// vga_top
module vga_top(
	input ClkPort,
	input BtnC,
	input BtnU,
	input BtnD,
	input BtnR,
	input BtnL,
	input MoveTick,  
	output hSync, vSync,
	output [3:0] vgaR, vgaG, vgaB,
	output An0, An1, An2, An3, An4, An5, An6, An7,
	output Ca, Cb, Cc, Cd, Ce, Cf, Cg, Dp,
	output MemOE, MemWR, RamCS, QuadSpiFlashCS
	);
Size in the first run: roughly 4000 cells after synthesis, ~120 flip-flops, ~41 I/O pins, about 26000 sq um of cells after synthesis.
Settings: LEC_CHECK=0, ABC_AREA=1, CAP_MARGIN=35, CORE_ASPECT_RATIO=0.78, CORE_MARGIN=7, CORE_UTILIZATION=37, CTS_CLUSTER_SIZE=27, GPL_ROUTABILITY_DRIVEN=0, GPL_TIMING_DRIVEN=0, PLACE_DENSITY_LB_ADDON=0.08, SETUP_SLACK_MARGIN=-0.22, SLEW_MARGIN=5, TNS_END_PERCENT=35; clock period 7.38 ns.
run.sh (not shown) runs the stock make flow with config.mk's settings and CLKGATE_MAP_FILE=.
The first run completed and failed the layout checks on setup timing.
Change:
- ABC_AREA: 1 -> unset
- CAP_MARGIN: 35 -> 20
- CORE_ASPECT_RATIO: 0.78 -> unset
- CORE_MARGIN: 7 -> 2
- CORE_UTILIZATION: 37 -> 33
- CTS_CLUSTER_SIZE: 27 -> unset
- GPL_ROUTABILITY_DRIVEN: 0 -> unset
- GPL_TIMING_DRIVEN: 0 -> unset
- PLACE_DENSITY: unset -> 0.6
- PLACE_DENSITY_LB_ADDON: 0.08 -> unset
- SETUP_SLACK_MARGIN: -0.22 -> unset
- SLEW_MARGIN: 5 -> 20
- TNS_END_PERCENT: 35 -> unset
- clock period: 7.38 -> 12.5 ns (I/O delays scaled with it)
Effect: Now the flow completed without violations. Via count is lower by 20%. Cell area is lower by 12%. Die size is lower by 6.6%. Synthesized area is lower by 10%. Routed wire length is lower by 20%. Power is lower by 68%. Sequential cell count stays the same.
Change:
- CORE_UTILIZATION: 33 -> 65
- PLACE_DENSITY: 0.6 -> unset
- clock period: 12.5 -> 8.85 ns (I/O delays scaled with it)
=>
- The changed run finished clean
- worst hold slack is about the same
- clock power rises by 53%
- cell count decreases by 12%
- routed wire length drops by 1.2%
Change:
- CTS_CLUSTER_DIAMETER: unset -> 30
- CTS_CLUSTER_SIZE: unset -> 62
- clock period: 8.85 -> 5.31 ns (I/O delays scaled with it)
This time the run completed and failed the layout checks on setup timing.
Setup slack got worse by 0.86 ns.
Sequential power increases by a quarter to a third.
Global-route usage climbs by 2.4 points.
Sequential share of layout area drops by 1.3 points.
Routed wire length went up by a few percent.
Non-clock buffer count climbs by 279.
Synthesized area stays the same.
Change:
- ABC_AREA: unset -> 1
- CAP_MARGIN: 20 -> 5
- CELL_PAD_IN_SITES_DETAIL_PLACEMENT: unset -> 2
- CELL_PAD_IN_SITES_GLOBAL_PLACEMENT: unset -> 2
- CORE_UTILIZATION: 65 -> 51
- CTS_CLUSTER_DIAMETER: 30 -> unset
- CTS_CLUSTER_SIZE: 62 -> unset
- GPL_ROUTABILITY_DRIVEN: unset -> 0
- GPL_TIMING_DRIVEN: unset -> 0
- HOLD_SLACK_MARGIN: unset -> 0.04
- PLACE_DENSITY_LB_ADDON: unset -> 0.11
- SLEW_MARGIN: 20 -> 10
Now the flow died in 3_1_place_gp_skip_io. Synthesized cell count went up by 34%. Die size went up by about 40%. Area after synthesis went up by 11%.

---

Starting RTL as in the previous note.
Design vga_top, start of the top module:
module vga_top(
	input ClkPort,
	input BtnC,
	input BtnU,
	input BtnD,
	input BtnR,
	input BtnL,
	input MoveTick,  
	output hSync, vSync,
	output [3:0] vgaR, vgaG, vgaB,
	output An0, An1, An2, An3, An4, An5, An6, An7,
	output Ca, Cb, Cc, Cd, Ce, Cf, Cg, Dp,
	output MemOE, MemWR, RamCS, QuadSpiFlashCS
	);
clock: 12.0 ns
lec_check: 0
cap_margin: 20
core_aspect_ratio: 1.96
core_margin: 2
core_utilization: 62
cts_cluster_diameter: 249
cts_cluster_size: 99
hold_slack_margin: -0.07
setup_slack_margin: 2.25
slew_margin: 20
Next try:
Settings changed: CORE_UTILIZATION 62 to 40, CTS_CLUSTER_DIAMETER 249 to 101, SETUP_SLACK_MARGIN 2.25 to unset.
=> The new run went through all stages and came out clean. Clock skew hardly moves. Via count is lower by 7.3%. Final area is higher by 1.9%. Non-clock buffer count is higher by 15. Worst setup slack improves by 0.081 ns. Area after synthesis is unchanged. Clock-buffer cell count does not change. Die size is higher by 54%.
Next try:
Settings changed: ABC_AREA set to 1, CELL_PAD_IN_SITES_DETAIL_PLACEMENT set to 0, CELL_PAD_IN_SITES_GLOBAL_PLACEMENT set to 3, CORE_ASPECT_RATIO 1.96 to unset, CORE_MARGIN 2 to 3, CTS_CLUSTER_DIAMETER 101 to 160, CTS_CLUSTER_SIZE 99 to 42, GPL_TIMING_DRIVEN set to 0, HOLD_SLACK_MARGIN -0.07 to unset, PLACE_DENSITY set to 0.7, SLEW_MARGIN 20 to 15.
Outcome: This time the run did not get past global placement (3_3_place_gp); synthesized area rises by 11%; die area rises by 13%; synthesized cell count rises by 34%.
Next try:
Settings changed: ABC_AREA 1 to unset, CELL_PAD_IN_SITES_DETAIL_PLACEMENT 0 to unset, CELL_PAD_IN_SITES_GLOBAL_PLACEMENT 3 to unset, CORE_ASPECT_RATIO set to 0.5, CORE_MARGIN 3 to 2, CORE_UTILIZATION 40 to 60, CTS_CLUSTER_DIAMETER 160 to 174, CTS_CLUSTER_SIZE 42 to 99, GPL_TIMING_DRIVEN 0 to unset, HOLD_SLACK_MARGIN set to 0.26, PLACE_DENSITY 0.7 to unset, SETUP_SLACK_MARGIN set to 2.16, SLEW_MARGIN 15 to 20, TNS_END_PERCENT set to 35.
After rerunning:
- This time the run produced a clean layout
- die area drops by about 40%
- area after synthesis drops by about 10%
- synthesized cell count decreases by about 25%
Next try:
Settings changed: CELL_PAD_IN_SITES_DETAIL_PLACEMENT set to 1, CELL_PAD_IN_SITES_GLOBAL_PLACEMENT set to 3, CORE_ASPECT_RATIO 0.5 to unset, CORE_UTILIZATION 60 to 40, CTS_CLUSTER_DIAMETER 174 to 310, CTS_CLUSTER_SIZE 99 to unset, HOLD_SLACK_MARGIN 0.26 to unset, PLACE_DENSITY_LB_ADDON set to 0.16, SETUP_SLACK_MARGIN 2.16 to unset, TNS_END_PERCENT 35 to unset.
After rerunning: The new run finished clean. Routed wire length rose by about a fifth. Setup slack is better by 0.17 ns. First-iteration DRC count fell by well over a third. Sequential power fell slightly.
Next try:
Settings changed: CELL_PAD_IN_SITES_DETAIL_PLACEMENT 1 to unset, CELL_PAD_IN_SITES_GLOBAL_PLACEMENT 3 to unset, CTS_CLUSTER_DIAMETER 310 to unset, PLACE_DENSITY set to 0.6, PLACE_DENSITY_LB_ADDON 0.16 to unset.
Clock period 12.0 ns to 9.52 ns, I/O delays scaled along.
=>
- register-to-register slack is worse by 2.4 ns
- non-clock buffer count falls by 18
- setup slack gets worse by 1.9 ns
- synthesized cell count does not change
- cell count decreases slightly
- hold slack barely changes
- sequential cell count stays the same
- global-route usage decreases by 4.5 points
- via count is lower slightly
Power and IR drop assume default switching activity.
